==> run a: inputs <==
Design div_unit, start of the top module:
module div_unit
(
    input  logic        clk,
    input  logic        rst,
    input  logic        issue,           
    input  logic [2:0]  funct3,          
    input  logic [6:0]  opcode,
    input  logic [4:0]  rd,
    input  logic [5:0]  pd,
    input  logic [2:0]  rob_idx,
    input  logic [31:0] pc,
    input  logic [31:0] ps1_value,
    input  logic [31:0] ps2_value,
    output logic        ready,           
    input  logic        cdb_dequeue,     
    output logic        res_valid,
    output logic [4:0]  res_rd,
    output logic [5:0]  res_pd,
    output logic [2:0]  res_rob_idx,
    output logic [31:0] res_value,
    output logic [31:0] res_rs1_value,
    output logic [31:0] res_rs2_value,
    output logic [31:0] res_pc,
    output logic [31:0] res_pc_next,
    output logic [6:0]  res_opcode
);
clock: 4.88 ns
lec_check: 0
cap_margin: 40
core_margin: 2
core_utilization: 70
cts_cluster_size: 37
gpl_timing_driven: 1
place_density: 0.8
setup_slack_margin: 0.31
slew_margin: 20
tns_end_percent: 55
run.sh (not shown) runs the stock make flow with config.mk's settings and CLKGATE_MAP_FILE=.
==> run b: changes against run a <==
Settings changed: ABC_AREA from default to 0, CAP_MARGIN 40 to 20, CTS_CLUSTER_DIAMETER from default to 201, CTS_CLUSTER_SIZE 37 to 36, GPL_TIMING_DRIVEN 1 to default, HOLD_SLACK_MARGIN from default to -0.08, PLACE_DENSITY 0.8 to default, SETUP_SLACK_MARGIN 0.31 to 0.94, TNS_END_PERCENT 55 to default.
==> flow/constraint.sdc (replaced) <==
create_clock -name core_clock -period 3.23 [get_ports {clk}]
set_input_delay 0.6460 -clock core_clock [delete_from_list [all_inputs] [get_ports {clk}]]
set_output_delay 0.6460 -clock core_clock [all_outputs]
set_load 0.01 [all_outputs]
==> run c: changes against run a <==
Settings changed: CAP_MARGIN 40 to 20, CELL_PAD_IN_SITES_DETAIL_PLACEMENT from default to 2, CELL_PAD_IN_SITES_GLOBAL_PLACEMENT from default to 2, CORE_MARGIN 2 to 10, CORE_UTILIZATION 70 to 40, CTS_CLUSTER_DIAMETER from default to 110, CTS_CLUSTER_SIZE 37 to default, GPL_TIMING_DRIVEN 1 to default, MAX_ROUTING_LAYER from default to met4, PLACE_DENSITY 0.8 to default, PLACE_DENSITY_LB_ADDON from default to 0.19, SETUP_SLACK_MARGIN 0.31 to 0.23, TNS_END_PERCENT 55 to default.
==> flow/constraint.sdc (replaced) <==
create_clock -name core_clock -period 5.5 [get_ports {clk}]
set_input_delay 1.1000 -clock core_clock [delete_from_list [all_inputs] [get_ports {clk}]]
set_output_delay 1.1000 -clock core_clock [all_outputs]
set_load 0.01 [all_outputs]
==> tab_implementation.tex <==
% Implementation results table
\begin{tabular}{lr}
\hline
Metric & Value \\
\hline
\multicolumn{2}{l}{\textbf{Outcome}} \\
\quad Status & no timing/DRC/antenna violations \\
\multicolumn{2}{l}{\textbf{Power and ir drop}} \\
\quad Clk network pwr share & a little under a third \\
\quad Internal power of the cells & between 4 and 5 mW \\
\quad Total power divided by cell area & between 300 and 400 nW/µm² \\
\multicolumn{2}{l}{\textbf{Floorplanning}} \\
\quad Tap cells & $\sim$540 \\
\quad Effective utilization at floorplan & about 40\% \\
\multicolumn{2}{l}{\textbf{Route}} \\
\quad Topmost layer with routed signal wires & met4 \\
\multicolumn{2}{l}{\textbf{Worst setup path}} \\
\quad Worst path most repeated cell & or4\_4 \\
\quad Nature of the critical path endpoint & output pin \\
\quad FF-to-FF End & div.div\_ip.r\_reg[21] \\
\quad Top fanout value on the critical path & 6 \\
\quad Required time worst endpoint & approximately 4400 ps \\
\multicolumn{2}{l}{\textbf{Final timing}} \\
\quad Max-slew violation total from the final report & 0 \\
\multicolumn{2}{l}{\textbf{CTS}} \\
\quad Post-CTS setup buffer count & 3 \\
\multicolumn{2}{l}{\textbf{Hold path}} \\
\quad Startpoint of the lowest-slack hold path & div.state[0] \\
\multicolumn{2}{l}{\textbf{Placed design}} \\
\quad Number of placed cells counting well taps & approximately 2400 \\
\multicolumn{2}{l}{\textbf{Layout}} \\
\quad Number of buffers outside the clock class in the layout & 336 \\
\quad Relative area of clock buffers and inverters in the final design & under 10\% \\
\quad Clock buffer cells & 40 \\
\hline
\end{tabular}
# the run above: run c

==> tab_implementation.tex <==
% Implementation results table
\begin{tabular}{lr}
\hline
Metric & Value \\
\hline
\multicolumn{2}{l}{\textbf{Outcome}} \\
\quad Layout check failures & setup timing \\
\quad Status & complete, but fails checks \\
\multicolumn{2}{l}{\textbf{Worst setup path}} \\
\quad Top fanout value on the critical path & 4 \\
\quad FF-to-FF End & div.div\_ip.r\_reg[21] \\
\quad Required time worst endpoint & 3900 ps \\
\multicolumn{2}{l}{\textbf{Layout}} \\
\quad Clock buffer cells & 40 \\
\quad Relative area of clock buffers and inverters in the final design & slightly above 4\% \\
\multicolumn{2}{l}{\textbf{Power and ir drop}} \\
\quad Internal power of the cells & between 5 and 6 mW \\
\quad Total power divided by cell area & around 370 nW/µm² \\
\quad Clk network pwr share & a little over a quarter \\
\multicolumn{2}{l}{\textbf{Placed design}} \\
\quad Number of placed cells counting well taps & 2189 \\
\multicolumn{2}{l}{\textbf{Route}} \\
\quad Detailed-router iteration count before antenna repair & 8 \\
\quad Topmost layer with routed signal wires & met4 \\
\multicolumn{2}{l}{\textbf{Hold path}} \\
\quad Startpoint of the lowest-slack hold path & div.state[0] \\
\multicolumn{2}{l}{\textbf{Final timing}} \\
\quad Final setup margin & -59.2 ps \\
\quad Max-slew violation total from the final report & 0 \\
\quad Setup violation total in the final timing report & 4 \\
\multicolumn{2}{l}{\textbf{CTS}} \\
\quad Post-CTS setup buffer count & 7 \\
\hline
\end{tabular}
# the run above: run a

==> tab_implementation.tex <==
% Yosys + OpenROAD metrics
\begin{tabular}{lr}
\hline
Metric & Value \\
\hline
\multicolumn{2}{l}{\textbf{CTS}} \\
\quad CTS HTree Levels & 1 \\
\quad Post-CTS setup buffer count & around 69 \\
\multicolumn{2}{l}{\textbf{Placed design}} \\
\quad Number of placed cells counting well taps & about 2300 \\
\quad Port buffer count & 305 \\
\multicolumn{2}{l}{\textbf{Yosys}} \\
\quad Mean Syn Cell Area & 9.78 µm² \\
\multicolumn{2}{l}{\textbf{Outcome}} \\
\quad Error that ended the run & [ERROR GRT-0116] Global routing finished with congestion. Check the congestion regions in the DRC Viewer. \\
\quad Status & did not finish \\
\quad Stopping stage & 5\_1\_grt \\
\multicolumn{2}{l}{\textbf{Floorplanning}} \\
\quad Effective utilization at floorplan & 71.7\% \\
\hline
\end{tabular}
# the run above: run b

No activity file was given, so power comes from the tool's default toggle rates.
